$ cat design/flow/design.v
`timescale 1ns / 1ps
module IntFilterBlock 
#(	
	parameter OutDataWidth = 18
)
(
	input Clk_i,
	input Rst_i,
	input [OutDataWidth-1:0] Data_i,
	input DataNd_i,
	output [OutDataWidth-1:0] Data_o,
	output DataValid_o
);
	reg [OutDataWidth-1:0] outAcc;
	reg outVal;
	assign Data_o = outAcc;
	assign DataValid_o = outVal;
	always @(posedge Clk_i or posedge Rst_i) begin
		if (Rst_i) begin
			outAcc <= {OutDataWidth{1'b0}};
			outVal <= 1'b0;
		end else begin
			if (DataNd_i) begin
				outAcc <= outAcc+Data_i;
				outVal <= 1'b1;
			end else begin
				outAcc <= {OutDataWidth{1'b0}};
				outVal <= 1'b0;
			end 
		end
	end
endmodule
`timescale 1ns / 1ps
module DecimBlock
#(	
	parameter OutDataWidth = 18,
	parameter DecimCntWidth = 7
)
(
	input Clk_i,
	input Rst_i,
	input [2:0]	DecimFactor_i,
	input [OutDataWidth-1:0] Data_i,
	input DataVal_i,
	output [OutDataWidth-1:0] Data_o,
	output DataVal_o
);
	reg [DecimCntWidth-1:0] decimCnt;
	reg [2:0] decimFactor;
	assign Data_o = Data_i;
	assign DataVal_o = DataVal_i? (decimCnt == 0):1'b0;
	always	@(posedge Clk_i or posedge Rst_i)	begin
		if	(Rst_i) begin
			decimFactor <= 3'd1;
		end else begin
			if (DecimFactor_i <= 3'd1)	begin
				decimFactor <= 3'd1;
			end else begin
				decimFactor <= DecimFactor_i;
			end
		end
	end
	always @(posedge Clk_i or posedge Rst_i) begin
		if (Rst_i) begin
			decimCnt <= {DecimCntWidth{1'b0}};
		end else begin
			if (DataVal_i) begin
				if (decimCnt == decimFactor-1) begin
					decimCnt <= {DecimCntWidth{1'b0}};
				end else begin
					decimCnt <= decimCnt+7'd1;
				end
			end else begin
				decimCnt <= {DecimCntWidth{1'b0}};
			end
		end
	end
endmodule
`timescale 1ns / 1ps
module CombFilterBlock 
#(
	parameter	M=4,
	parameter	OutDataWidth	=	18
)
(
	input Clk_i,
	input Rst_i,
	input [OutDataWidth-1:0] Data_i,
	input DataNd_i,
	output [OutDataWidth-1:0] Data_o,
	output DataValid_o
);
	reg signed	[OutDataWidth-1:0] sumResult;
	reg	dataValid;
	reg	signed	[OutDataWidth-1:0] delData [M-1:0];
	assign Data_o = sumResult;
	assign DataValid_o = dataValid;
	genvar i;
	generate 
		for (i=0; i<M; i=i+1) begin: DelayGen
			always @(posedge Clk_i or posedge Rst_i) begin
				if (Rst_i) begin
					delData [i] <= {OutDataWidth{1'b0}};
				end else if (DataNd_i) begin
					if (i==0) begin
						delData [i] <= Data_i;
					end	else	begin
						delData [i] <= delData[i-1];
					end
				end
			end
		end
	endgenerate 
	always @(posedge Clk_i or posedge Rst_i) begin
		if (Rst_i) begin
			sumResult <= {OutDataWidth{1'b0}};
			dataValid <= 1'b0;
		end else begin
			if (DataNd_i) begin
				sumResult <= Data_i-delData[M-1];
				dataValid <= 1'b1;
			end else begin
				dataValid <= 1'b0;
			end
		end
	end
endmodule
`timescale 1ns / 1ps
module CicFilter
#(
	parameter N = 4,	 
	parameter M = 1,	 
	parameter InDataWidth	=	14,
	parameter OutDataWidth	=	32,
	parameter DecimCntWidth	=	7
)
(
	input Clk_i,
	input Rst_i,
	input [2:0]	DecimFactor_i,
	input [InDataWidth-1:0] Data_i,
	input DataNd_i,
	output [OutDataWidth-1:0] Data_o,
	output DataValid_o
);
	localparam	ExtendBitNum	=	OutDataWidth-InDataWidth;
	wire	[OutDataWidth-1:0]	adcExtData	=	{{ExtendBitNum{Data_i[InDataWidth-1]}},Data_i};
	wire	[OutDataWidth-1:0]	inData	[N-1:0];
	wire	[OutDataWidth-1:0]	intFilteredData	[N-1:0];
	wire	intFilteredDataValid	[N-1:0];
	wire	intDataVal	[N-1:0];
	wire	[OutDataWidth-1:0]	decimIntData;
	wire	decimIntDataValid;
	wire	[OutDataWidth-1:0]	combFilteredData	[N-1:0];
	wire	[OutDataWidth-1:0]	combInData	[N-1:0];
	wire	combDataVal	[N-1:0];
	wire	combFilteredDataVal	[N-1:0];
	assign	Data_o	=	combFilteredData[N-1];
	assign	DataValid_o	=	combFilteredDataVal[N-1];
genvar i,j;
generate 
	for (i=0; i<N; i=i+1)	begin: IntFilterGen
		assign	inData	[i]		=	(i==0)?adcExtData:intFilteredData[i-1];
		assign	intDataVal[i]	=	(i==0)?DataNd_i:intFilteredDataValid[i-1];
		IntFilterBlock 
		#(	
			.OutDataWidth	(OutDataWidth)
		)
		IntFilterBlock
		(
			.Clk_i			(Clk_i),
			.Rst_i			(Rst_i),
			.Data_i			(inData[i]),
			.DataNd_i		(intDataVal[i]),
			.Data_o			(intFilteredData[i]),
			.DataValid_o	(intFilteredDataValid[i])
		);
	end	
	DecimBlock
	#(	
		.OutDataWidth	(OutDataWidth),
		.DecimCntWidth	(DecimCntWidth)
	)
	DecimBlock
	(
		.Clk_i			(Clk_i),
		.Rst_i			(Rst_i),
		.DecimFactor_i	(DecimFactor_i),
		.Data_i			(intFilteredData[N-1]),
		.DataVal_i		(intFilteredDataValid[N-1]),
		.Data_o			(decimIntData),
		.DataVal_o		(decimIntDataValid)
	);
	for (j=0; j<N; j=j+1)	begin: CombFilterGen
		assign	combInData	[j]	=	(j==0)?decimIntData:combFilteredData[j-1];
		assign	combDataVal	[j]	=	(j==0)?decimIntDataValid:combFilteredDataVal[j-1];
		CombFilterBlock 
		#(	
			.M(M),
			.OutDataWidth	(OutDataWidth)
		)
		CombFilterBlock
		(
			.Clk_i			(Clk_i),
			.Rst_i			(Rst_i),
			.Data_i			(combInData[j]),
			.DataNd_i		(combDataVal[j]),
			.Data_o			(combFilteredData[j]),
			.DataValid_o	(combFilteredDataVal[j])
		);
	end
endgenerate
endmodule
$ cat design/flow/run.sh
#!/bin/bash
# the make line also repeats each setting of config.mk as NAME=value (left out here)
make -C /OpenROAD-flow-scripts/flow DESIGN_CONFIG=/design/flow/config.mk WORK_HOME=/design/flow/orfs CLKGATE_MAP_FILE= finish
$ cat design/flow/config.mk
export PLATFORM = sky130hd
export DESIGN_NAME = CicFilter
export DESIGN_NICKNAME = CicFilter
export VERILOG_FILES = /design/flow/design.v
export SDC_FILE = /design/flow/constraint.sdc
export NUM_CORES = 4
export LEC_CHECK = 0
export CAP_MARGIN = 20
export CORE_MARGIN = 2
export CORE_UTILIZATION = 57
export SLEW_MARGIN = 20
$ cat design/flow/constraint.sdc
create_clock -name core_clock -period 1.87 [get_ports {Clk_i}]
set_input_delay 0.3740 -clock core_clock [delete_from_list [all_inputs] [get_ports {Clk_i}]]
set_output_delay 0.3740 -clock core_clock [all_outputs]
set_load 0.01 [all_outputs]
==> results of run 1 <==
[per-stage QoR]
step                hold slack (ns)  TNS (ns)
global placement              0.461   -126.54
global route                 0.0664   -222.87
detailed placement            0.466   -138.66
floorplan                     0.352  -1633.25
CTS                          0.0399   -120.99
finish                       0.0920   -205.10
[timing repair]
action | CTS | global route
buffers inserted | 82 | 93
resized | 329 | 261
pin swaps | 240 | 264
hold buffers | 0 | 0
setup endpoints to repair | 247 | 292
gates cloned | 0 | 0
[layout make-up]
class | instances | share of cell area, %
clock buffers | 71 | 3.41
repair buffers | 1051 | 21.1
clock inverters | 16 | 0.375
flip-flops and latches | 402 | 24.7
multi-input cells | 2253 | 46.6
well taps | 607 | 1.87
diodes | 3 | 0.0184
inverters | 201 | 1.88
[routing by layer]
layer,track usage (%),share of wire [%],up-vias
met1,39.5,34,14200
li1,-,-,12500
met3,5.06,9.4,946
met4,20.7,9.4,10
met5,0,0.055,-
met2,67.3,47,2108
==> CHANGELOG.md, run 1 <==
### Changed

* Post-Layout Cell Count at 4604
* Crit share post-route at 202%
* Worst-case clock buffer depth at 3
* Flip-flops with a built-in enable at 0
* Top-area cell share at 37.6%
* Ports at roughly 53
* Fin crit period at 3.78 ns
* Synth Area per Inst at 9.02 µm²
* Max transition margin at -15.5%
* Crit end category: register
* Max_cap viols at 1
* Fin worst setup slack at -1.91 ns
* Req. time, crit path at 2.36 ns
* Worst stage delay on the critical path at roughly 1.0 ns
* Yosys warns at 5
* Fillers at just over 2000
* Via count at ~30000
* Most frequent cell after synthesis: dfrtp_1
* Pre-antenna DRT Iters at 9
* CP Depth at 10
* Root Buffer: clkbuf_16
* Clk sinks at 402
* Clk slew on worst S/H paths at 0.07 ns
* Simple share at approximately 15%
* Core area at 46400 µm²
* Dpl ws at -1.27 ns
* Pins over their slew limit at 2
* Finished layout cell area at 40700 µm²
* OpenROAD warnings at 32
* Yosys Chip Area at 26700 µm²
* Syn_nets at between 3000 and 4000
* WL per Instance at 24.7 µm
* R2R cell count at 10
* Chip Area at 48500 µm²
* Final Hold Vio Count at 0
* Vias in the first global route at ~29000
* Synth unique cells at between 70 and 80
* Drc violations at 0
* Async set-or-reset flop fraction in the synthesized netlist at 100%
* Reg2Reg Launch Point: CombFilterGen[1].CombFilterBlock.delData[0][4]
* Post-synth top area cell: dfrtp_1
* Post-synth seq share at 37.7%
* Port Buf Inserts at roughly 52
* Final setup skew at 0.0381 ns
* Gate Count Post-Synth at 2955
* Floorplan Utilization at 57.5%
* Final ANT Viol Nets at 0
* Die Y at 220 µm
* Main logic family after synthesis: AND-OR/OR-AND gates
* Final WL at ~110000 µm
* Placed Area at 35300 µm²
* F_max at 0.265 GHz
* Mux area share at about 3.5%
* GRT Residual Overflow at 0
* Largest net degree at the start of global routing at 99
* Worst-Skew Late Latency at 0.63 ns
* Ys cells at around 3000
* FA/HA/MAJ Cells, Area Fraction at 12.4%
* Placed insts at 4379
* Critical Path AT at between 4 and 5 ns
* Post-Synth AOI/OAI Area at 21.1%
* Gpl congestion at 0.938
* Synthesized area at ~27000 µm²
* Setup CP Type: reg -> reg
* CP max-delay cell: a21oi_1
* DR iter-0 viols at 3290
* Slew @ Worst Pin at 1.71 ns
* CP dominant cell by count: a21oi_1
* Crit-path max FO at 4
* CTS tree: yes
* Critical Path Source: CombFilterGen[1].CombFilterBlock.delData[0][4]
* First-pass GRT wire length at 142000 µm
* RSZ-0062 raised after global routing: true
* Crit path launch type: register
* Outcome: complete, but fails checks
* CP cell instances: inv_1 -> ha_1 -> a21oi_1 -> a31oi_4 -> nor3_4 -> buf_6 -> o21bai_1 -> a21oi_1 -> xnor2_1 -> mux2_2
* Fail Reasons: max-capacitance violations, max-slew violations, negative setup slack
* RR Endpoint: CombFilterGen[1].CombFilterBlock.sumResult[15]
* Reg area at 10100 µm²
* Logic cell area at 19000 µm²
* Xor+xnor area frac at 6.01%
* Ranking of synthesized cells by area: dfrtp_1 (38%), ha_1 (12%), o21ai_0 (4.9%)
* Die width at 220 µm
* Hold Path Class: in -> async
* Antenna violations before repair at 8
* Cell Rows at 79
* Global-route usage over all layers at 36.3%
* Layout area overhead at 52.8%
* Worst Setup EP: CombFilterGen[1].CombFilterBlock.sumResult[15]
* Worst R2R Setup Slack at -1.91 ns
* H-tree Lvls at 2
* Final net count at 4235
* Synth flops at 402
* Final design utilization at slightly below 90%
* Inserted Clock Buffers at 47
* Setup violators final at 290
* Top_reg_cell synth: dfrtp_1
* HPWL after DPL at 57600 µm
* Cell family with most CP delay: AND-OR/OR-AND gates
* Via density at 6.46
* CP bufs+invs at 2
* Most instantiated cells after synthesis: dfrtp_1 (401), nand2_1 (304), o21ai_0 (259)
==> run 2, diff against run 1 <==
ABC_AREA = 1   (was not set)
CORE_UTILIZATION = 68   (was 57)
clock period = 3.02 ns   (was 1.87 ns; I/O delays follow)
==> CHANGELOG.md, run 2 <==
### Changed

* Hold depth at 2
* RSZ-0062 raised after global routing: false
* WL per Instance at 14.3 µm (-42%)
* Max_cap viols at 0 (-1)
* Final WL at 82100 µm (-28%)
* Critical Path AT at 2.76 ns (-1.50 ns)
* Pins over their slew limit at 0 (-2)
* Post-synth seq share at 31.3% (-6.4 points)
* Pre-antenna DRT Iters at 6 (-3)
* CP bufs+invs at 2 (unchanged)
* OpenROAD warnings at 32 (unchanged)
* Post-synth top area cell: dfrtp_1
* CP max-delay cell: fa_1
* Ranking of synthesized cells by area: dfrtp_1 (31%), nand2_1 (21%), inv_1 (11%)
* Hold path endpoint: CombFilterGen[3].CombFilterBlock.sumResult[27]
* Top_reg_cell synth: dfrtp_1
* Logic cell area at 18200 µm² (-4.1%)
* Cell Rows at 79 (unchanged)
* Ys cells at 5053 (+71%)
* Worst Setup EP: CombFilterGen[1].CombFilterBlock.sumResult[28]
* Syn_nets at 5332 (+65%)
* Mux area share at 0% (-3.5 points)
* Main logic family after synthesis: simple AND/OR/NAND/NOR gates
* Most instantiated cells after synthesis: nand2_1 (1832), inv_1 (934), dfrtp_1 (401), nor2_1 (401), a21oi_1 (278)
* Most frequent cell after synthesis: nand2_1
* Global-route usage over all layers at 33.7% (-2.6 points)
* R2R cell count at 13 (+3)
* Drc violations at 0 (unchanged)
* Met1 Use GR at 45.1% (+5.6 points)
* Clk slew on worst S/H paths at 0.06 ns (about the same)
* WHS at 0.483 ns (+0.391 ns)
* Post-CTS repair timing setup buffer count at 0 (-100%)
* Final Hold Vio Count at 0 (unchanged)
* Worst-Skew Late Latency at 0.59 ns (-0.04 ns)
* CP cell instances: inv_1 -> ha_1 -> fa_1 -> inv_1 -> nand3_1 -> nand3_1 -> nand3_1 -> nand3_1 -> nand2_1 -> nand2_1 -> nand2_1 -> nand3_1 -> nand2_1
* Critical Path Source: CombFilterGen[0].CombFilterBlock.sumResult[0]
* CP dominant cell by count: nand3_1
* Yosys Chip Area at 32100 µm² (+20%)
* Final ANT Viol Nets at 0 (unchanged)
* Floorplan Utilization at 69.0% (+11 points)
* GRT Residual Overflow at 0 (unchanged)
* Crit path launch type: register
* Antenna violations before repair at 0 (-8)
* GRT met2 Usage at 57.1% (-10 points)
* Xor+xnor area frac at 1.94% (-4.1 points)
* Worst R2R Setup Slack at 0.72 ns (+2.63 ns)
* Vias in the first global route at 28500 (-0.070%)
* Post-Synth AOI/OAI Area at 9.73% (-11 points)
* Flip-flops with a built-in enable at 0 (unchanged)
* Synth flops at 402 (unchanged)
* Yosys warns at 5 (unchanged)
* Die Y at 221 µm (+0.47%)
* Met3 usage at 3.97% (-1.1 points)
* F_max at 0.434 GHz (+64%)
* CP Depth at 13 (+3)
* Setup TNS at 0 ns (+205.10 ns)
* Reg area at 10100 µm² (about the same)
* Final setup skew at 0.0164 ns (-0.0217 ns)
* Core area at 46600 µm² (+0.43%)
* Layout area overhead at 8.52%
* Fin crit period at 2.30 ns (-1.48 ns)
* Ports at 53 (unchanged)
* Req. time, crit path at 3.48 ns (+1.12 ns)
* Chip Area at 49000 µm² (+0.93%)
* Via count at 30400 (+2.2%)
* Placed Area at 33300 µm² (-5.6%)
* Largest net degree at the start of global routing at 103 (+4.0%)
* Async set-or-reset flop fraction in the synthesized netlist at 100% (unchanged)
* DR iter-0 viols at 2551 (-22%)
* Gate Count Post-Synth at 5053 (+71%)
* Synthesized area at 32100 µm² (+20%)
* Worst hold start: CombFilterGen[3].CombFilterBlock.sumResult[27]
* Root Buffer: clkbuf_16
* Simple share at 34.7% (+20 points)
* Slew @ Worst Pin at 0.723 ns (-0.991 ns)
* Inserted Clock Buffers at 46 (-2.1%)
* Gpl congestion at 0.953 (+1.7%)
* Port Buf Inserts at 52 (unchanged)
* Via density at 5.29 (-18%)
* Worst stage delay on the critical path at 0.38 ns (-0.66 ns)
* Fillers at 3967 (+95%)
* Reg2Reg Launch Point: CombFilterGen[0].CombFilterBlock.sumResult[0]
* Post-CTS Hold Fix Bufs at 0 (unchanged)
* Outcome: no timing/DRC/antenna violations
* Synth Area per Inst at 6.35 µm² (-30%)
* Finished layout cell area at 34800 µm² (-14%)
* FA/HA/MAJ Cells, Area Fraction at 10.3% (-2.1 points)
* Crit share post-route at 76.2% (-130 points)
* Max transition margin at 51.8% (+67 points)
* H-tree Lvls at 2 (unchanged)
* Clk sinks at 402 (unchanged)
* Synth unique cells at 40 (-45%)
* RR Endpoint: CombFilterGen[1].CombFilterBlock.sumResult[28]
* Cell family with most CP delay: simple AND/OR/NAND/NOR gates
* Hold Path Class: reg -> reg
* HPWL after DPL at 64100 µm (+11%)
* Final net count at 5384 (+27%)
* Crit end category: register
* Setup CP Type: reg -> reg
* Crit-path max FO at 5 (+1)
* Worst-case clock buffer depth at 3 (unchanged)
* Placed insts at 5664 (+29%)
* Cts repair resizes at 0 (-100%)
* Die width at 221 µm (+0.47%)
* CTS tree: yes
* First-pass GRT wire length at 138000 µm (-2.8%)
* Setup violators final at 0 (-100%)
* Count of antenna diodes in the layout at 0 (-3)
* Post-Layout Cell Count at 5749 (+25%)
* Top Usage Layer GRT: met2
* Top-area cell share at 31.3% (-6.4 points)
[run 2: metrics by stage]
stage / setup slack [ns] / utilization (%)
final: 0.718 / 74.8
after global routing: 0.598 / 74.8
after CTS: 0.759 / 74.8
after detailed placement: 0.276 / 71.6
after global placement: 0.312 / 71.6
after floorplan: -3.00 / -
[run 2: layout make-up]
type / instances / share of cell area (%)
clock buffers: 68 / 3.89
clock inverters: 17 / 0.463
inverters: 945 / 10.2
multi-input cells: 3637 / 52.2
flip-flops and latches: 402 / 28.9
well taps: 607 / 2.18
repair buffers: 73 / 2.16
[run 2: routing by layer]
layer  up-vias  wire, µm  share of wire [%]
li1      15700         -                  -
met1     13700     35900                 44
met3       154      5080                6.2
met4         0      2450                3.0
met2       871     38700                 47
met5         -         0                  0
==> run 3, diff against run 2 <==
ABC_AREA = not set   (was 1)
CORE_UTILIZATION = 72   (was 68)
CTS_CLUSTER_DIAMETER = 364   (was not set)
SETUP_SLACK_MARGIN = -0.27   (was not set)
clock period = 2.75 ns   (was 3.02 ns; I/O delays follow)
==> CHANGELOG.md, run 3 <==
### Implementation results

* Port Buf Inserts at 52 (unchanged)
* Ranking of synthesized cells by area: dfrtp_1 (38%), ha_1 (12%), o21ai_0 (4.9%)
* Die width at 196 µm (-11%)
* Synthesized area at 26700 µm² (-17%)
* Top-area cell share at 37.6% (+6.4 points)
* FA/HA/MAJ Cells, Area Fraction at 12.4% (+2.1 points)
* Ys cells at 2955 (-42%)
* Err: [ERROR GRT-0232] Routing congestion too high. Check the congestion heatmap in the GUI.
* H-tree Lvls at 2 (unchanged)
* Post-Synth AOI/OAI Area at 21.1% (+11 points)
* Post-synth seq share at 37.7% (+6.4 points)
* Async set-or-reset flop fraction in the synthesized netlist at 100% (unchanged)
* Core area at 36500 µm² (-22%)
* Gpl congestion at 0.927 (-2.8%)
* Most frequent cell after synthesis: dfrtp_1
* Placed insts at 3711 (-34%)
* Global-route usage over all layers at 80.3%
* Xor+xnor area frac at 6.01% (+4.1 points)
* Yosys Chip Area at 26700 µm² (-17%)
* Die Y at 196 µm (-11%)
* Post-synth top area cell: dfrtp_1
* Outcome: did not finish
* Root Buffer: clkbuf_16
* Main logic family after synthesis: AND-OR/OR-AND gates
* Top_reg_cell synth: dfrtp_1
* Ports at 53 (unchanged)
* Mux area share at 3.55% (+3.5 points)
* Stop stage: global routing (5_1_grt)
* Cell Rows at 70 (-11%)
* Floorplan Utilization at 73.0% (+4.0 points)
* Inserted Clock Buffers at 44 (-4.3%)
* Synth Area per Inst at 9.02 µm² (+42%)
* Post-CTS Hold Fix Bufs at 0 (unchanged)
* Flip-flops with a built-in enable at 0 (unchanged)
* Simple share at 15.0% (-20 points)
* Placed Area at 30000 µm² (-9.9%)
* Worst-case clock buffer depth at 3 (unchanged)
* GRT Residual Overflow at 24
* Gate Count Post-Synth at 2955 (-42%)
* Yosys warns at 5 (unchanged)
* Syn_nets at 3234 (-39%)
* Synth unique cells at 73 (+83%)
* Synth flops at 402 (unchanged)
* Chip Area at 38600 µm² (-21%)
* HPWL after DPL at 53800 µm (-16%)
* Clk sinks at 402 (unchanged)
* Most instantiated cells after synthesis: dfrtp_1 (401), nand2_1 (304), o21ai_0 (259)
run 3: per-layer routing:
metal | track usage [%] | GRT overflow
met1 | 79.3 | 1
met5 | 50.7 | 0
met4 | 81.1 | 14
met3 | 69.5 | 6
met2 | 92.5 | 3
run 3: through the flow:
| step | utilization, % | setup slack (ns) | TNS (ns) |
|---|---|---|---|
| 4_1_cts | 87.4 | -0.277 | -17.85 |
| 3_5_place_dp | 82.3 | -0.827 | -26.91 |
| 3_3_place_gp | 82.3 | -0.652 | -15.52 |
| 2_1_floorplan | - | -3.21 | -1290.76 |
run 3: what timing repair did:
action / CTS
endpoints found under the hold margin: 0
buffers inserted: 8
cloned: 0
pin swaps: 20
resized: 58
endpoints found under the setup margin: 58
==> run 4, diff against run 3 <==
CAP_MARGIN = 10   (was 20)
CORE_UTILIZATION = 70   (was 72)
CTS_CLUSTER_DIAMETER = 28   (was 364)
CTS_CLUSTER_SIZE = 36   (was not set)
SETUP_SLACK_MARGIN = 0.44   (was -0.27)
clock period = 1.77 ns   (was 2.75 ns; I/O delays follow)
==> CHANGELOG.md, run 4 <==
### Implementation results

* Synthesized area at 26700 µm² (unchanged)
* Ranking of synthesized cells by area: dfrtp_1 (38%), ha_1 (12%), o21ai_0 (4.9%)
* Async set-or-reset flop fraction in the synthesized netlist at 100% (unchanged)
* Port Buf Inserts at 52 (unchanged)
* Stop stage: clock tree synthesis (4_1_cts)
* Outcome: did not finish
* Floorplan Utilization at 70.9% (-2.0 points)
* Ys cells at 2955 (unchanged)
* Err: [ERROR DPL-0038] Utilization greater than 100%, impossible to legalize
* Ports at 53 (unchanged)
* Gate Count Post-Synth at 2955 (unchanged)
* Synth unique cells at 73 (unchanged)
* Top_reg_cell synth: dfrtp_1
* Post-synth seq share at 37.7% (unchanged)
* Die Y at 199 µm (+1.4%)
* Main logic family after synthesis: AND-OR/OR-AND gates
* Flip-flops with a built-in enable at 0 (unchanged)
* Cell Rows at 71 (+1.4%)
* Post-Synth AOI/OAI Area at 21.1% (unchanged)
* Most frequent cell after synthesis: dfrtp_1
* HPWL after DPL at 72000 µm (+34%)
* Xor+xnor area frac at 6.01% (unchanged)
* Core area at 37600 µm² (+2.9%)
* Chip Area at 39700 µm² (+2.8%)
* Yosys Chip Area at 26700 µm² (unchanged)
* Synth flops at 402 (unchanged)
* FA/HA/MAJ Cells, Area Fraction at 12.4% (unchanged)
* Synth Area per Inst at 9.02 µm² (unchanged)
* Syn_nets at 3234 (unchanged)
* Simple share at 15.0% (unchanged)
* Top-area cell share at 37.6% (unchanged)
* Die width at 199 µm (+1.4%)
* Post-synth top area cell: dfrtp_1
* Most instantiated cells after synthesis: dfrtp_1 (401), nand2_1 (304), o21ai_0 (259)
* Placed Area at 35000 µm² (+17%)
* Mux area share at 3.55% (unchanged)
* Gpl congestion at 0.977 (+5.4%)
* Yosys warns at 5 (unchanged)
[run 4: per-stage QoR]
stage	instances	setup slack, ns	hold WS, ns
detailed placement	4268	-1.68	0.493
global placement	4268	-1.28	0.463
floorplan	2955	-4.00	0.352
==> run 5, diff against run 4 <==
CAP_MARGIN = 20   (was 10)
CORE_UTILIZATION = 66   (was 70)
CTS_CLUSTER_DIAMETER = not set   (was 28)
CTS_CLUSTER_SIZE = 64   (was 36)
SETUP_SLACK_MARGIN = 0.71   (was 0.44)
clock period = 2.75 ns   (was 1.77 ns; I/O delays follow)
==> CHANGELOG.md, run 5 <==
### Implementation results

* Most instantiated cells after synthesis: dfrtp_1 (401), nand2_1 (304), o21ai_0 (259)
* HPWL after DPL at 51000 µm (-29%)
* Top-area cell share at 37.6% (unchanged)
* Worst-case clock buffer depth at 3
* Core area at 39800 µm² (+6.0%)
* Synth unique cells at 73 (unchanged)
* Most frequent cell after synthesis: dfrtp_1
* Post-Synth AOI/OAI Area at 21.1% (unchanged)
* Gate Count Post-Synth at 2955 (unchanged)
* Outcome: did not finish
* Root Buffer: clkbuf_16
* Port Buf Inserts at 52 (unchanged)
* FA/HA/MAJ Cells, Area Fraction at 12.4% (unchanged)
* Simple share at 15.0% (unchanged)
* Syn_nets at 3234 (unchanged)
* Xor+xnor area frac at 6.01% (unchanged)
* Main logic family after synthesis: AND-OR/OR-AND gates
* Inserted Clock Buffers at around 44
* Yosys Chip Area at 26700 µm² (unchanged)
* Synth flops at 402 (unchanged)
* H-tree Lvls at 2
* Post-synth seq share at 37.7% (unchanged)
* Yosys warns at 5 (unchanged)
* Post-synth top area cell: dfrtp_1
* Gpl congestion at 0.925 (-5.3%)
* Post-CTS Hold Fix Bufs at 0
* Cell Rows at 73 (+2.8%)
* Ranking of synthesized cells by area: dfrtp_1 (38%), ha_1 (12%), o21ai_0 (4.9%)
* Floorplan Utilization at 66.9% (-4.0 points)
* Ports at 53 (unchanged)
* Synthesized area at 26700 µm² (unchanged)
* Chip Area at 42000 µm² (+5.9%)
* Ys cells at 2955 (unchanged)
* Async set-or-reset flop fraction in the synthesized netlist at 100% (unchanged)
* Top_reg_cell synth: dfrtp_1
* Flip-flops with a built-in enable at 0 (unchanged)
* Mux area share at 3.55% (unchanged)
* Synth Area per Inst at 9.02 µm² (unchanged)
* Stop stage: global routing (5_1_grt)
* Die width at 205 µm (+2.9%)
* Die Y at 205 µm (+2.9%)
* Clk sinks at ~400
==> run 5: timing repair <==
action                                  in CTS
resized                                    274
endpoints found under the setup margin     246
pin swaps                                  181
setup buffers                               90
==> run 5: stage by stage <==
step                area [µm²]  std cells  worst slack [ns]  util, %  hold slack, ns
floorplan                27700       2955             -3.21        -           0.352
detailed placement       30300       3666            -0.497     76.0           0.479
CTS                      33900       3838           -0.0404     85.0           0.294
global placement         30300       3666            -0.445     76.0           0.473
==> run 6, diff against run 5 <==
CAP_MARGIN = 5   (was 20)
CORE_UTILIZATION = 72   (was 66)
CTS_CLUSTER_SIZE = not set   (was 64)
HOLD_SLACK_MARGIN = -0.1   (was not set)
SETUP_SLACK_MARGIN = not set   (was 0.71)
clock period = 2.92 ns   (was 2.75 ns; I/O delays follow)
==> CHANGELOG.md, run 6 <==
### Implementation results

* Outcome: did not finish
* Stop stage: global routing (5_1_grt)
* Simple share at 15.0% (unchanged)
* Main logic family after synthesis: AND-OR/OR-AND gates
* Yosys Chip Area at 26700 µm² (unchanged)
* Post-Synth AOI/OAI Area at 21.1% (unchanged)
* Top_reg_cell synth: dfrtp_1
* FA/HA/MAJ Cells, Area Fraction at 12.4% (unchanged)
* Post-synth seq share at 37.7% (unchanged)
* Root Buffer: clkbuf_16
* Syn_nets at 3234 (unchanged)
* Async set-or-reset flop fraction in the synthesized netlist at 100% (unchanged)
* Synth unique cells at 73 (unchanged)
* Xor+xnor area frac at 6.01% (unchanged)
* Synth flops at 402 (unchanged)
* Gate Count Post-Synth at 2955 (unchanged)
* Most instantiated cells after synthesis: dfrtp_1 (401), nand2_1 (304), o21ai_0 (259)
* Flip-flops with a built-in enable at 0 (unchanged)
* Synthesized area at 26700 µm² (unchanged)
* Floorplan Utilization at 73.0% (+6.0 points)
* HPWL after DPL at 51100 µm (+0.18%)
* Yosys warns at 5 (unchanged)
* Synth Area per Inst at 9.02 µm² (unchanged)
* Die Y at 196 µm (-4.2%)
* Post-synth top area cell: dfrtp_1
* H-tree Lvls at 2 (unchanged)
* Mux area share at 3.55% (unchanged)
* Ranking of synthesized cells by area: dfrtp_1 (38%), ha_1 (12%), o21ai_0 (4.9%)
* Chip Area at 38600 µm² (-8.2%)
* Worst-case clock buffer depth at 3 (unchanged)
* Top-area cell share at 37.6% (unchanged)
* Cell Rows at 70 (-4.1%)
* Most frequent cell after synthesis: dfrtp_1
* Inserted Clock Buffers at 44 (unchanged)
* Clk sinks at 402 (unchanged)
* Core area at 36500 µm² (-8.3%)
* Gpl congestion at 0.948 (+2.5%)
* Port Buf Inserts at 52 (unchanged)
* Ys cells at 2955 (unchanged)
* Ports at 53 (unchanged)
* Placed Area at 29200 µm² (-3.6%)
* Dpl ws at -0.656 ns (-0.160 ns)
* Die width at 196 µm (-4.2%)
[run 6: metrics by stage]
stage,hold slack [ns],instances,setup TNS [ns]
after global placement,0.469,3600,-6.37
after floorplan,0.352,2955,-1235.43
after CTS,0.482,3718,-0.0314
after detailed placement,0.477,3600,-10.50
[run 6: repair_timing]
action / 4_1_cts
setup buffers: 40
pin swaps: 44
resized: 96
setup endpoints to repair: 67
hold buffers: 0
==> run 7, diff against run 6 <==
CAP_MARGIN = 20   (was 5)
CORE_UTILIZATION = 40   (was 72)
HOLD_SLACK_MARGIN = not set   (was -0.1)
MIN_ROUTING_LAYER = met2   (was not set)
SLEW_MARGIN = 30   (was 20)
clock period = 4.0 ns   (was 2.92 ns; I/O delays follow)
==> CHANGELOG.md, run 7 <==
### Changed

* Mux area share at 3.55% (unchanged)
* Gate Count Post-Synth at 2955 (unchanged)
* Worst hold start: DecimBlock.decimCnt[0]
* Root Buffer: clkbuf_16
* DR iter-0 viols at 4652
* Synth flops at 402 (unchanged)
* Chip Area at 68700 µm² (+78%)
* RSZ-0062 raised after global routing: false
* Top-area cell share at 37.6% (unchanged)
* Max transition margin at 40.7%
* Synth Area per Inst at 9.02 µm² (unchanged)
* First-pass GRT wire length at a little over 100000 µm
* FA/HA/MAJ Cells, Area Fraction at 12.4% (unchanged)
* Xor+xnor area frac at 6.01% (unchanged)
* Setup violators final at 0
* Synth unique cells at 73 (unchanged)
* Core area at 65900 µm² (+80%)
* Pre-antenna DRT Iters at 13
* Largest net degree at the start of global routing at 99
* Setup CP Type: reg -> reg
* Critical Path AT at 4.10 ns
* Die Y at 262 µm (+33%)
* OpenROAD warnings at 28
* Ports at 53 (unchanged)
* Critical Path Source: CombFilterGen[0].CombFilterBlock.sumResult[0]
* Cell Rows at 94 (+34%)
* Crit end category: register
* Drc violations at 0
* Outcome: no timing/DRC/antenna violations
* Worst-case clock buffer depth at 3 (unchanged)
* Max_cap viols at 0
* Slew @ Worst Pin at a little under 0.9 ns
* Antenna violations before repair at 0
* Req. time, crit path at 4.49 ns
* Hold path endpoint: DecimBlock.decimCnt[0]
* Crit share post-route at 90.4%
* Top_reg_cell synth: dfrtp_1
* H-tree Lvls at 2 (unchanged)
* Post-synth top area cell: dfrtp_1
* Yosys warns at 5 (unchanged)
* Fillers at around 6300
* Port Buf Inserts at 52 (unchanged)
* Worst R2R Setup Slack at 0.39 ns
* Cts repair resizes at 0 (-100%)
* Ranking of synthesized cells by area: dfrtp_1 (38%), ha_1 (12%), o21ai_0 (4.9%)
* Fin crit period at between 3 and 4 ns
* CP cell instances: inv_1 -> ha_1 -> fa_1 -> nand2b_1 -> a21boi_0 -> o21ai_0 -> a22oi_1 -> a211oi_1 -> o31a_1 -> o31ai_2 -> xor2_1 -> mux2_2
* Fin worst setup slack at a little under 0.4 ns
* Ys cells at 2955 (unchanged)
* GRT Residual Overflow at 0
* Worst Setup EP: CombFilterGen[1].CombFilterBlock.sumResult[26]
* Pins over their slew limit at 0
* Die width at 262 µm (+33%)
* Flip-flops with a built-in enable at 0 (unchanged)
* Final setup skew at 0.0323 ns
* CP Depth at 12
* Gpl congestion at 0.915 (-3.5%)
* Syn_nets at 3234 (unchanged)
* Inserted Clock Buffers at 50 (+14%)
* Synthesized area at 26700 µm² (unchanged)
* Via count at 29600
* Final Hold Vio Count at 0
* Crit-path max FO at 5
* Worst-Skew Late Latency at 0.62 ns
* Post-Synth AOI/OAI Area at 21.1% (unchanged)
* Hold Path Class: reg -> reg
* CP bufs+invs at 1
* R2R cell count at 12
* Simple share at 15.0% (unchanged)
* Crit path launch type: register
* Post-synth seq share at 37.7% (unchanged)
* Dpl ws at 0.0813 ns (+0.737 ns)
* Clk sinks at 402 (unchanged)
* Layout area overhead at 12.4%
* Global-route usage over all layers at 27.2%
* Floorplan Utilization at 40.5% (-33 points)
* Clk slew on worst S/H paths at about 0.060 ns
* Final WL at 61800 µm
* CP max-delay cell: o31a_1
* Main logic family after synthesis: AND-OR/OR-AND gates
* Final net count at roughly 3300
* Most instantiated cells after synthesis: dfrtp_1 (401), nand2_1 (304), o21ai_0 (259)
* Via density at about 7.6
* Final ANT Viol Nets at 0
* Async set-or-reset flop fraction in the synthesized netlist at 100% (unchanged)
* Reg2Reg Launch Point: CombFilterGen[0].CombFilterBlock.sumResult[0]
* RR Endpoint: CombFilterGen[1].CombFilterBlock.sumResult[26]
* Vias in the first global route at 31200
* Yosys Chip Area at 26700 µm² (unchanged)
* Post-CTS Hold Fix Bufs at 0 (unchanged)
* WL per Instance at 15.9 µm
* Post-CTS repair timing setup buffer count at 0 (-100%)
* F_max at ~0.28 GHz
* CTS tree: yes
* Worst stage delay on the critical path at 0.46 ns
* Hold depth at 1
* Cell family with most CP delay: AND-OR/OR-AND gates
* Most frequent cell after synthesis: dfrtp_1
* HPWL after DPL at 45100 µm (-12%)
-- run 7: metal layers --
metal  track usage [%]  share of wire, %  wire length (µm)
met3              33.0                36             22300
met4              5.68               8.3              5110
met1                 -                 0                 0
met5             0.972             0.037                23
met2              35.6                56             34400
-- run 7: cell type report --
class | count | area (µm²) | area share (%)
Timing Repair Buffer | 81 | 830 | 2.77
Tap cell | 864 | 1080 | 3.61
Multi-Input combinational cell | 2253 | 15500 | 51.6
Sequential cell | 402 | 10100 | 33.6
Antenna cell | 1 | 2.50 | 0.00835
Clock buffer | 69 | 1460 | 4.89
Clock inverter | 22 | 294 | 0.981
Inverter | 201 | 758 | 2.53
-- run 7: stage by stage --
step	TNS, ns	util [%]	hold slack, ns	instance area (µm²)	std cells
finish	0	45.5	0.480	30000	3893
global route	0	45.5	0.510	30000	3892
CTS	0	45.5	0.483	30000	3892
detailed placement	0	42.8	0.476	28200	3801
global placement	0	42.8	0.464	28200	3801
floorplan	-888.11	-	0.352	26700	2955
==> run 8, diff against run 7 <==
ABC_AREA = 1   (was not set)
CAP_MARGIN = 40   (was 20)
CELL_PAD_IN_SITES_DETAIL_PLACEMENT = 0   (was not set)
CORE_ASPECT_RATIO = 1.09   (was not set)
CORE_UTILIZATION = 72   (was 40)
CTS_CLUSTER_DIAMETER = 325   (was not set)
CTS_CLUSTER_SIZE = 15   (was not set)
GPL_ROUTABILITY_DRIVEN = 1   (was not set)
HOLD_SLACK_MARGIN = 0.29   (was not set)
MAX_ROUTING_LAYER = met5   (was not set)
MIN_ROUTING_LAYER = met1   (was met2)
PLACE_DENSITY = 0.44   (was not set)
SETUP_SLACK_MARGIN = -0.07   (was not set)
SLEW_MARGIN = 20   (was 30)
TNS_END_PERCENT = 90   (was not set)
clock period = 2.0 ns   (was 4.0 ns; I/O delays follow)
==> CHANGELOG.md, run 8 <==
### Changed

* OpenROAD warnings at 31 (+11%)
* Final ANT Viol Nets at 0 (unchanged)
* Port Buf Inserts at 52 (unchanged)
* Die width at 206 µm (-21%)
* Outcome: complete, but fails checks
* Final net count at 5505 (+68%)
* Global-route usage over all layers at 37.6% (+10 points)
* Synth Area per Inst at 6.35 µm² (-30%)
* Syn_nets at 5332 (+65%)
* Post-synth top area cell: dfrtp_1
* Most frequent cell after synthesis: nand2_1
* Largest net degree at the start of global routing at 80 (-19%)
* Ranking of synthesized cells by area: dfrtp_1 (31%), nand2_1 (21%), inv_1 (11%)
* Gate Count Post-Synth at 5053 (+71%)
* RSZ-0062 raised after global routing: true
* Worst R2R Setup Slack at -0.1 ns (-0.48 ns)
* Crit share post-route at 105% (+14 points)
* Via density at 5.63 (-26%)
* Max transition margin at 49.9% (+9.2 points)
* RR Endpoint: CombFilterGen[3].CombFilterBlock.sumResult[27]
* Synth flops at 402 (unchanged)
* Post-synth seq share at 31.3% (-6.4 points)
* Crit-path max FO at 4 (-1)
* Fillers at 3107 (-51%)
* Fin crit period at 2.10 ns (-1.52 ns)
* Cell Rows at 80 (-15%)
* Most instantiated cells after synthesis: nand2_1 (1832), inv_1 (934), dfrtp_1 (401), nor2_1 (401), a21oi_1 (278)
* Cell family with most CP delay: simple AND/OR/NAND/NOR gates
* Final setup skew at 0.0249 ns (-0.00744 ns)
* Count of antenna diodes in the layout at 0 (-1)
* Floorplan Utilization at 73.1% (+33 points)
* Ys cells at 5053 (+71%)
* WHS at 0.286 ns (-0.194 ns)
* Mux area share at 0% (-3.5 points)
* Main logic family after synthesis: simple AND/OR/NAND/NOR gates
* Antenna violations before repair at 0 (unchanged)
* H-tree Lvls at 1 (-1)
* Simple share at 34.7% (+20 points)
* Xor+xnor area frac at 1.94% (-4.1 points)
* Finished layout cell area at 36000 µm² (+20%)
* Pins over their slew limit at 0 (unchanged)
* Die Y at 224 µm (-14%)
* Fail Reasons: negative setup slack
* Root Buffer: clkbuf_16
* Crit path launch type: register
* HPWL after DPL at 67200 µm (+49%)
* Slew @ Worst Pin at 0.752 ns (-0.130 ns)
* CP max-delay cell: dfrtp_1
* Clk sinks at 402 (unchanged)
* Yosys Chip Area at 32100 µm² (+20%)
* Gpl congestion at 0.960 (+4.9%)
* Pre-antenna DRT Iters at 6 (-7)
* Synth unique cells at 40 (-45%)
* Setup violators final at 63 (+63)
* Final design utilization at 81.9% (+36 points)
* Critical Path AT at 2.60 ns (-1.50 ns)
* Clk slew on worst S/H paths at 0.07 ns (about the same)
* Top_reg_cell synth: dfrtp_1
* Ports at 53 (unchanged)
* Max_cap viols at 0 (unchanged)
* Post-CTS Hold Fix Bufs at 0 (unchanged)
* Synthesized area at 32100 µm² (+20%)
* Crit end category: register
* Inserted Clock Buffers at 30 (-40%)
* Vias in the first global route at 30300 (-2.8%)
* Layout area overhead at 12.1%
* CP dominant cell by count: nand3_1
* Chip Area at 46300 µm² (-33%)
* Req. time, crit path at 2.51 ns (-1.98 ns)
* Critical Path Source: CombFilterGen[3].CombFilterBlock.delData[0][2]
* R2R cell count at 11 (-1)
* Post-Synth AOI/OAI Area at 9.73% (-11 points)
* Setup CP Type: reg -> reg
* Worst Setup EP: CombFilterGen[3].CombFilterBlock.sumResult[27]
* Final WL at 92700 µm (+50%)
* Core area at 43900 µm² (-33%)
* Yosys warns at 5 (unchanged)
* Top-area cell share at 31.3% (-6.4 points)
* Placed Area at 34300 µm² (+22%)
* Final Hold Vio Count at 0 (unchanged)
* FA/HA/MAJ Cells, Area Fraction at 10.3% (-2.1 points)
* Via count at 32700 (+11%)
* First-pass GRT wire length at 142000 µm (+38%)
* DR iter-0 viols at 3246 (-30%)
* Drc violations at 0 (unchanged)
* Setup TNS at -2.24 ns (-2.24 ns)
* Fin worst setup slack at -0.0956 ns (-0.481 ns)
* Async set-or-reset flop fraction in the synthesized netlist at 100% (unchanged)
* CP bufs+invs at 3 (+2)
* CP Depth at 11 (-1)
* Worst-case clock buffer depth at 3 (unchanged)
* GRT Residual Overflow at 0 (unchanged)
* Worst stage delay on the critical path at 0.38 ns (-0.08 ns)
* F_max at 0.477 GHz (+72%)
* Worst-Skew Late Latency at 0.62 ns (about the same)
* WL per Instance at 16.0 µm (+0.51%)
* Flip-flops with a built-in enable at 0 (unchanged)
* Reg2Reg Launch Point: CombFilterGen[3].CombFilterBlock.delData[0][2]
* CTS tree: yes
* CP cell instances: inv_1 -> ha_4 -> buf_4 -> nor2_1 -> inv_1 -> nand4_1 -> nand3_1 -> nand2_1 -> nand3_1 -> nand3_1 -> nand2_1
* Hold Path Class: in -> async
[run 8: per-layer routing]
metal / wire (µm) / global-route usage (%) / vias up
li1: - / - / 15900
met1: 37100 / 47.7 / 15000
met2: 44200 / 64.5 / 1468
met3: 6400 / 4.19 / 393
met4: 5050 / 16.6 / 0
met5: 0 / 0 / -
[run 8: what timing repair did]
action	4_1_cts	5_1_grt
buffers inserted	4	12
pin swaps	3	15
gates resized	15	158
endpoints found under the setup margin	32	106
[run 8: area by class of cell]
class | count | area [µm²] | share of cell area, %
Clock buffer | 43 | 821 | 2.28
Clock inverter | 1 | 5.00 | 0.0139
Inverter | 945 | 3550 | 9.87
Multi-Input combinational cell | 3637 | 18900 | 52.7
Sequential cell | 402 | 10100 | 28.0
Tap cell | 574 | 718 | 2.00
Timing Repair Buffer | 210 | 1870 | 5.20
[run 8: per-stage QoR]
step                setup WS, ns  instances
global route              -0.233       5812
finish                   -0.0956       5812
floorplan                  -3.81       5053
detailed placement        -0.493       5752
CTS                      -0.0696       5800
global placement          -0.404       5752
==> run 9, diff against run 8 <==
CAP_MARGIN = 20   (was 40)
CELL_PAD_IN_SITES_DETAIL_PLACEMENT = not set   (was 0)
CELL_PAD_IN_SITES_GLOBAL_PLACEMENT = 3   (was not set)
CORE_ASPECT_RATIO = not set   (was 1.09)
CORE_MARGIN = 4   (was 2)
CORE_UTILIZATION = 40   (was 72)
CTS_CLUSTER_DIAMETER = 179   (was 325)
CTS_CLUSTER_SIZE = not set   (was 15)
GPL_ROUTABILITY_DRIVEN = 0   (was 1)
HOLD_SLACK_MARGIN = not set   (was 0.29)
MAX_ROUTING_LAYER = not set   (was met5)
PLACE_DENSITY = not set   (was 0.44)
SETUP_SLACK_MARGIN = not set   (was -0.07)
SLEW_MARGIN = 30   (was 20)
TNS_END_PERCENT = not set   (was 90)
clock period = 6.45 ns   (was 2.0 ns; I/O delays follow)
==> CHANGELOG.md, run 9 <==
### Changed

* Critical Path AT at 3.76 ns (+1.16 ns)
* DR iter-0 viols at 1405 (-57%)
* Clk sinks at 402 (unchanged)
* Ranking of synthesized cells by area: dfrtp_1 (31%), nand2_1 (21%), inv_1 (11%)
* Hold Path Class: reg -> reg
* CP bufs+invs at 1 (-2)
* Inserted Clock Buffers at 50 (+67%)
* Global-route usage over all layers at 21.8% (-16 points)
* Post-synth seq share at 31.3% (unchanged)
* Worst R2R Setup Slack at 4.03 ns (+4.13 ns)
* Worst hold start: CombFilterGen[3].CombFilterBlock.sumResult[23]
* Top_reg_cell synth: dfrtp_1
* Die Y at 291 µm (+30%)
* Simple share at 34.7% (unchanged)
* Hold depth at 2
* HPWL after DPL at 75800 µm (+13%)
* Clk slew on worst S/H paths at 0.06 ns (about the same)
* OpenROAD warnings at 34 (+9.7%)
* Reg2Reg Launch Point: DecimBlock.decimCnt[0]
* Final setup skew at 0.0155 ns (-0.00936 ns)
* Setup CP Type: in -> reg
* Worst Setup EP: IntFilterGen[0].IntFilterBlock.outAcc[30]
* Cell family with most CP delay: buffers and inverters
* Xor+xnor area frac at 1.94% (unchanged)
* WL per Instance at 15.0 µm (-6.0%)
* Pins over their slew limit at 0 (unchanged)
* Top-area cell share at 31.3% (unchanged)
* Final design utilization at 44.7% (-37 points)
* Worst-case clock buffer depth at 3 (unchanged)
* Vias in the first global route at 28200 (-7.0%)
* Setup TNS at 0 ns (+2.24 ns)
* CP Depth at 9 (-2)
* Ports at 53 (unchanged)
* Antenna violations before repair at 0 (unchanged)
* Die width at 291 µm (+41%)
* CP cell instances: clkdlybuf4s50_1 -> ha_1 -> nand2_1 -> nor2_1 -> a21oi_1 -> nand2_1 -> nand2_1 -> a21oi_1 -> nor2_1
* First-pass GRT wire length at 151000 µm (+6.5%)
* H-tree Lvls at 2 (+1)
* RSZ-0062 raised after global routing: false
* Worst stage delay on the critical path at 0.83 ns (+0.45 ns)
* Max_cap viols at 0 (unchanged)
* Gate Count Post-Synth at 5053 (unchanged)
* Most instantiated cells after synthesis: nand2_1 (1832), inv_1 (934), dfrtp_1 (401), nor2_1 (401), a21oi_1 (278)
* Chip Area at 84900 µm² (+83%)
* Fin worst setup slack at 3.17 ns (+3.27 ns)
* Core area at 79300 µm² (+80%)
* Crit path launch type: input port
* Port Buf Inserts at 52 (unchanged)
* Via density at 4.70 (-17%)
* Cts repair resizes at 0 (-15)
* Synth Area per Inst at 6.35 µm² (unchanged)
* Ys cells at 5053 (unchanged)
* Synth unique cells at 40 (unchanged)
* Slew @ Worst Pin at 0.806 ns (+0.0544 ns)
* Crit-path max FO at 19 (+15)
* Dpl ws at 2.57 ns (+3.06 ns)
* Final net count at 5385 (-2.2%)
* Largest net degree at the start of global routing at 161 (+100%)
* Drc violations at 0 (unchanged)
* Fin crit period at between 3 and 4 ns
* Mux area share at 0% (unchanged)
* Yosys warns at 5 (unchanged)
* Finished layout cell area at 35400 µm² (-1.5%)
* Post-CTS repair timing setup buffer count at 0 (-4)
* Final ANT Viol Nets at 0 (unchanged)
* Floorplan Utilization at 40.5% (-33 points)
* Count of antenna diodes in the layout at 0 (unchanged)
* Syn_nets at 5332 (unchanged)
* CP dominant cell by count: nand2_1
* Critical Path Source: Data_i[13]
* Req. time, crit path at 6.93 ns (+4.42 ns)
* Post-synth top area cell: dfrtp_1
* F_max at 0.305 GHz
* Post-Synth AOI/OAI Area at 9.73% (unchanged)
* Cell Rows at 103 (+29%)
* Main logic family after synthesis: simple AND/OR/NAND/NOR gates
* Setup violators final at 0 (-100%)
* Crit end category: register
* R2R cell count at 10 (-1)
* Most frequent cell after synthesis: nand2_1
* Final WL at 92800 µm (+0.14%)
* Post-CTS Hold Fix Bufs at 0 (unchanged)
* Via count at 29100 (-11%)
* GRT Residual Overflow at 0 (unchanged)
* FA/HA/MAJ Cells, Area Fraction at 10.3% (unchanged)
* Crit share post-route at 50.8% (-54 points)
* Placed Area at 33800 µm² (-1.4%)
* RR Endpoint: CombFilterGen[0].CombFilterBlock.sumResult[21]
* Synthesized area at 32100 µm² (unchanged)
* Root Buffer: clkbuf_16
* Yosys Chip Area at 32100 µm² (unchanged)
* CTS tree: yes
* Flip-flops with a built-in enable at 0 (unchanged)
* Hold path endpoint: CombFilterGen[3].CombFilterBlock.sumResult[23]
* Fillers at 8659 (+180%)
* Synth flops at 402 (unchanged)
* CP max-delay cell: clkdlybuf4s50_1
* Pre-antenna DRT Iters at 5 (-1)
* Max transition margin at 46.1% (-3.8 points)
* Async set-or-reset flop fraction in the synthesized netlist at 100% (unchanged)
* Outcome: no timing/DRC/antenna violations
* Layout area overhead at 10.3%
* Final Hold Vio Count at 0 (unchanged)
* Worst-Skew Late Latency at 0.59 ns (-0.03 ns)
==> run 9: stage by stage <==
| stage | hold WS [ns] | std cells |
|---|---|---|
| after global routing | 0.497 | 6194 |
| after detailed placement | 0.464 | 6103 |
| after CTS | 0.480 | 6193 |
| after global placement | 0.462 | 6103 |
| after floorplan | 0.349 | 5053 |
| final | 0.477 | 6194 |
==> run 9: area by class of cell <==
cell class	count	area [µm²]	share of cell area, %
clock buffers	75	1440	4.06
clock inverters	15	158	0.445
inverters	945	3550	10.0
multi-input cells	3637	18200	51.4
flip-flops and latches	402	10100	28.4
well taps	1050	1310	3.71
repair buffers	70	701	1.98
==> run 9: metal layers <==
metal / track usage, % / vias up / routed length, µm
li1: - / 15700 / -
met1: 30.3 / 13000 / 45700
met2: 37.1 / 268 / 43300
met3: 1.82 / 79 / 2070
met4: 4.64 / 0 / 1790
met5: 0 / - / 0
==> run 10, diff against run 9 <==
ABC_AREA = not set   (was 1)
CELL_PAD_IN_SITES_DETAIL_PLACEMENT = 0   (was not set)
CORE_MARGIN = 2   (was 4)
CORE_UTILIZATION = 23   (was 40)
CTS_CLUSTER_DIAMETER = not set   (was 179)
GPL_ROUTABILITY_DRIVEN = not set   (was 0)
MIN_ROUTING_LAYER = not set   (was met1)
PLACE_DENSITY_LB_ADDON = 0.27   (was not set)
SLEW_MARGIN = 20   (was 30)
TNS_END_PERCENT = 100   (was not set)
clock period = 5.42 ns   (was 6.45 ns; I/O delays follow)
==> CHANGELOG.md, run 10 <==
### Changed

* Die width at 344 µm (+18%)
* RSZ-0062 raised after global routing: false
* Fillers at 12300 (+42%)
* Worst stage delay on the critical path at 0.52 ns (-0.31 ns)
* Pins over their slew limit at 0 (unchanged)
* Flip-flops with a built-in enable at 0 (unchanged)
* Clk slew on worst S/H paths at 0.06 ns (about the same)
* Via density at 4.55 (-3.2%)
* Dpl ws at 1.20 ns (-1.37 ns)
* Drc violations at 0 (unchanged)
* Hold depth at 1 (-1)
* Worst R2R Setup Slack at 1.80 ns (-2.23 ns)
* CP dominant cell by count: a211oi_1
* Fin worst setup slack at 1.80 ns (-1.38 ns)
* Req. time, crit path at 5.99 ns (-0.94 ns)
* Placed Area at 28900 µm² (-15%)
* Post-Synth AOI/OAI Area at 21.1% (+11 points)
* CP Depth at 13 (+4)
* Synthesized area at 26700 µm² (-17%)
* WL per Instance at 15.0 µm (about the same)
* Antenna violations before repair at 0 (unchanged)
* Worst-case clock buffer depth at 3 (unchanged)
* F_max at about 0.28 GHz
* Core area at 115000 µm² (+45%)
* Largest net degree at the start of global routing at 112 (-30%)
* Final ANT Viol Nets at 0 (unchanged)
* First-pass GRT wire length at 113000 µm (-25%)
* Fin crit period at roughly 3.6 ns
* Post-CTS repair timing setup buffer count at 0 (unchanged)
* Gate Count Post-Synth at 2955 (-42%)
* Top_reg_cell synth: dfrtp_1
* Slew @ Worst Pin at 0.976 ns (+0.170 ns)
* Synth flops at 402 (unchanged)
* Crit end category: register
* Layout area overhead at 15.1%
* Top-area cell share at 37.6% (+6.4 points)
* Worst-Skew Late Latency at 0.65 ns (+0.06 ns)
* Finished layout cell area at 30700 µm² (-13%)
* Final net count at 3257 (-40%)
* Most instantiated cells after synthesis: dfrtp_1 (401), nand2_1 (304), o21ai_0 (259)
* Top Usage Layer GRT: met2
* Mux area share at 3.55% (+3.5 points)
* Cell Rows at 124 (+20%)
* CP bufs+invs at 2 (+1)
* Setup violators final at 0 (unchanged)
* Ranking of synthesized cells by area: dfrtp_1 (38%), ha_1 (12%), o21ai_0 (4.9%)
* Vias in the first global route at 20900 (-26%)
* Outcome: no timing/DRC/antenna violations
* Port Buf Inserts at 52 (unchanged)
* GRT met2 Usage at 19.8% (-17 points)
* Setup CP Type: in -> reg
* Post-synth top area cell: dfrtp_1
* Clk sinks at 402 (unchanged)
* Final Hold Vio Count at 0 (unchanged)
* CP cell instances: clkdlybuf4s50_1 -> ha_1 -> inv_1 -> fa_1 -> nor2b_1 -> o21ai_0 -> a21boi_0 -> o31ai_1 -> a211oi_1 -> o211ai_1 -> nand2_1 -> a211oi_1 -> mux2i_1
* Critical Path Source: Data_i[0]
* Ys cells at 2955 (-42%)
* Post-CTS Hold Fix Bufs at 0 (unchanged)
* Die Y at 344 µm (+18%)
* Yosys Chip Area at 26700 µm² (-17%)
* Xor+xnor area frac at 6.01% (+4.1 points)
* R2R cell count at 12 (+2)
* Ports at 53 (unchanged)
* Logic cell area at 15500 µm² (-15%)
* Worst hold start: DecimBlock.decimCnt[0]
* Met3 usage at 2.03% (+0.22 points)
* H-tree Lvls at 2 (unchanged)
* Synth unique cells at 73 (+83%)
* RR Endpoint: CombFilterGen[1].CombFilterBlock.sumResult[26]
* Floorplan Utilization at 23.3% (-17 points)
* Critical Path AT at 4.19 ns (+0.43 ns)
* Worst Setup EP: IntFilterGen[0].IntFilterBlock.outAcc[28]
* Synth Area per Inst at 9.02 µm² (+42%)
* Hold path endpoint: DecimBlock.decimCnt[0]
* Chip Area at 119000 µm² (+40%)
* CP max-delay cell: o31ai_1
* Async set-or-reset flop fraction in the synthesized netlist at 100% (unchanged)
* Global-route usage over all layers at 11.6% (-10 points)
* Reg2Reg Launch Point: CombFilterGen[0].CombFilterBlock.sumResult[0]
* Crit path launch type: input port
* Count of antenna diodes in the layout at 0 (unchanged)
* OpenROAD warnings at 34 (unchanged)
* Max_cap viols at 0 (unchanged)
* Cts repair resizes at 0 (unchanged)
* DR iter-0 viols at 970 (-31%)
* Via count at 20600 (-29%)
* Cell family with most CP delay: AND-OR/OR-AND gates
* FA/HA/MAJ Cells, Area Fraction at 12.4% (+2.1 points)
* Gpl congestion at roughly 0.8
* Final design utilization at 26.8% (-18 points)
* Main logic family after synthesis: AND-OR/OR-AND gates
* Inserted Clock Buffers at 53 (+6.0%)
* Final setup skew at 0.0333 ns (+0.0178 ns)
* Syn_nets at 3234 (-39%)
* CTS tree: yes
* Crit share post-route at 66.9% (+16 points)
* Met1 Use GR at 15.1% (-15 points)
* Final WL at 68000 µm (-27%)
* Hold Path Class: reg -> reg
* Max transition margin at 34.9% (-11 points)
* Most frequent cell after synthesis: dfrtp_1
* Simple share at 15.0% (-20 points)
* Yosys warns at 5 (unchanged)
* Crit-path max FO at 4 (-15)
* Post-synth seq share at 37.7% (+6.4 points)
* Pre-antenna DRT Iters at 5 (unchanged)
* Reg area at 10100 µm² (unchanged)
* GRT Residual Overflow at 0 (unchanged)
* Root Buffer: clkbuf_16
* HPWL after DPL at 51000 µm (-33%)
[run 10: routing by layer]
layer	up-vias	share of wire (%)
met5	-	0
met4	0	2.3
met3	81	3.1
met2	228	47
met1	9748	48
li1	10600	-
[run 10: stage by stage]
step | std cells | TNS, ns | hold slack, ns
floorplan | 2955 | -431.85 | 0.352
global placement | 4435 | 0 | 0.466
detailed placement | 4435 | 0 | 0.476
CTS | 4533 | 0 | 0.482
global route | 4533 | 0 | 0.517
finish | 4533 | 0 | 0.479
[run 10: final cells by class]
type / instances / area share (%)
multi-input cells: 2253 / 50.4
clock buffers: 73 / 4.92
well taps: 1512 / 6.16
inverters: 201 / 2.47
flip-flops and latches: 402 / 32.8
repair buffers: 67 / 2.23
clock inverters: 25 / 1.02
==> run 11, diff against run 10 <==
CELL_PAD_IN_SITES_DETAIL_PLACEMENT = not set   (was 0)
CELL_PAD_IN_SITES_GLOBAL_PLACEMENT = not set   (was 3)
CORE_UTILIZATION = 72   (was 23)
CTS_CLUSTER_DIAMETER = 28   (was not set)
PLACE_DENSITY_LB_ADDON = not set   (was 0.27)
SETUP_SLACK_MARGIN = 0.44   (was not set)
TNS_END_PERCENT = not set   (was 100)
clock period = 1.54 ns   (was 5.42 ns; I/O delays follow)
==> CHANGELOG.md, run 11 <==
### Implementation results

* Most frequent cell after synthesis: dfrtp_1
* Chip Area at 38600 µm² (-67%)
* Die Y at 196 µm (-43%)
* Floorplan Utilization at 73.0% (+50 points)
* Ports at 53 (unchanged)
* Mux area share at 3.55% (unchanged)
* Simple share at 15.0% (unchanged)
* Outcome: did not finish
* Synth unique cells at 73 (unchanged)
* Stop stage: clock tree synthesis (4_1_cts)
* Top-area cell share at 37.6% (unchanged)
* Post-Synth AOI/OAI Area at 21.1% (unchanged)
* Dpl ws at -1.66 ns (-2.85 ns)
* Ys cells at 2955 (unchanged)
* Xor+xnor area frac at 6.01% (unchanged)
* Err: [ERROR DPL-0038] Utilization greater than 100%, impossible to legalize
* Async set-or-reset flop fraction in the synthesized netlist at 100% (unchanged)
* FA/HA/MAJ Cells, Area Fraction at 12.4% (unchanged)
* Gpl congestion at 0.994 (+25%)
* Top_reg_cell synth: dfrtp_1
* Synth Area per Inst at 9.02 µm² (unchanged)
* Yosys warns at 5 (unchanged)
* Flip-flops with a built-in enable at 0 (unchanged)
* Port Buf Inserts at 52 (unchanged)
* Gate Count Post-Synth at 2955 (unchanged)
* Cell Rows at 70 (-44%)
* Die width at 196 µm (-43%)
* Synth flops at 402 (unchanged)
* Ranking of synthesized cells by area: dfrtp_1 (38%), ha_1 (12%), o21ai_0 (4.9%)
* Core area at 36500 µm² (-68%)
* Post-synth top area cell: dfrtp_1
* Synthesized area at 26700 µm² (unchanged)
* Most instantiated cells after synthesis: dfrtp_1 (401), nand2_1 (304), o21ai_0 (259)
* Yosys Chip Area at 26700 µm² (unchanged)
* Syn_nets at 3234 (unchanged)
* HPWL after DPL at 84000 µm (+65%)
* Main logic family after synthesis: AND-OR/OR-AND gates
* Post-synth seq share at 37.7% (unchanged)
==> run 11: stage by stage <==
| stage | area, µm² | cells |
|---|---|---|
| floorplan | 27700 | 2955 |
| global placement | 35200 | 4256 |
| detailed placement | 35200 | 4256 |
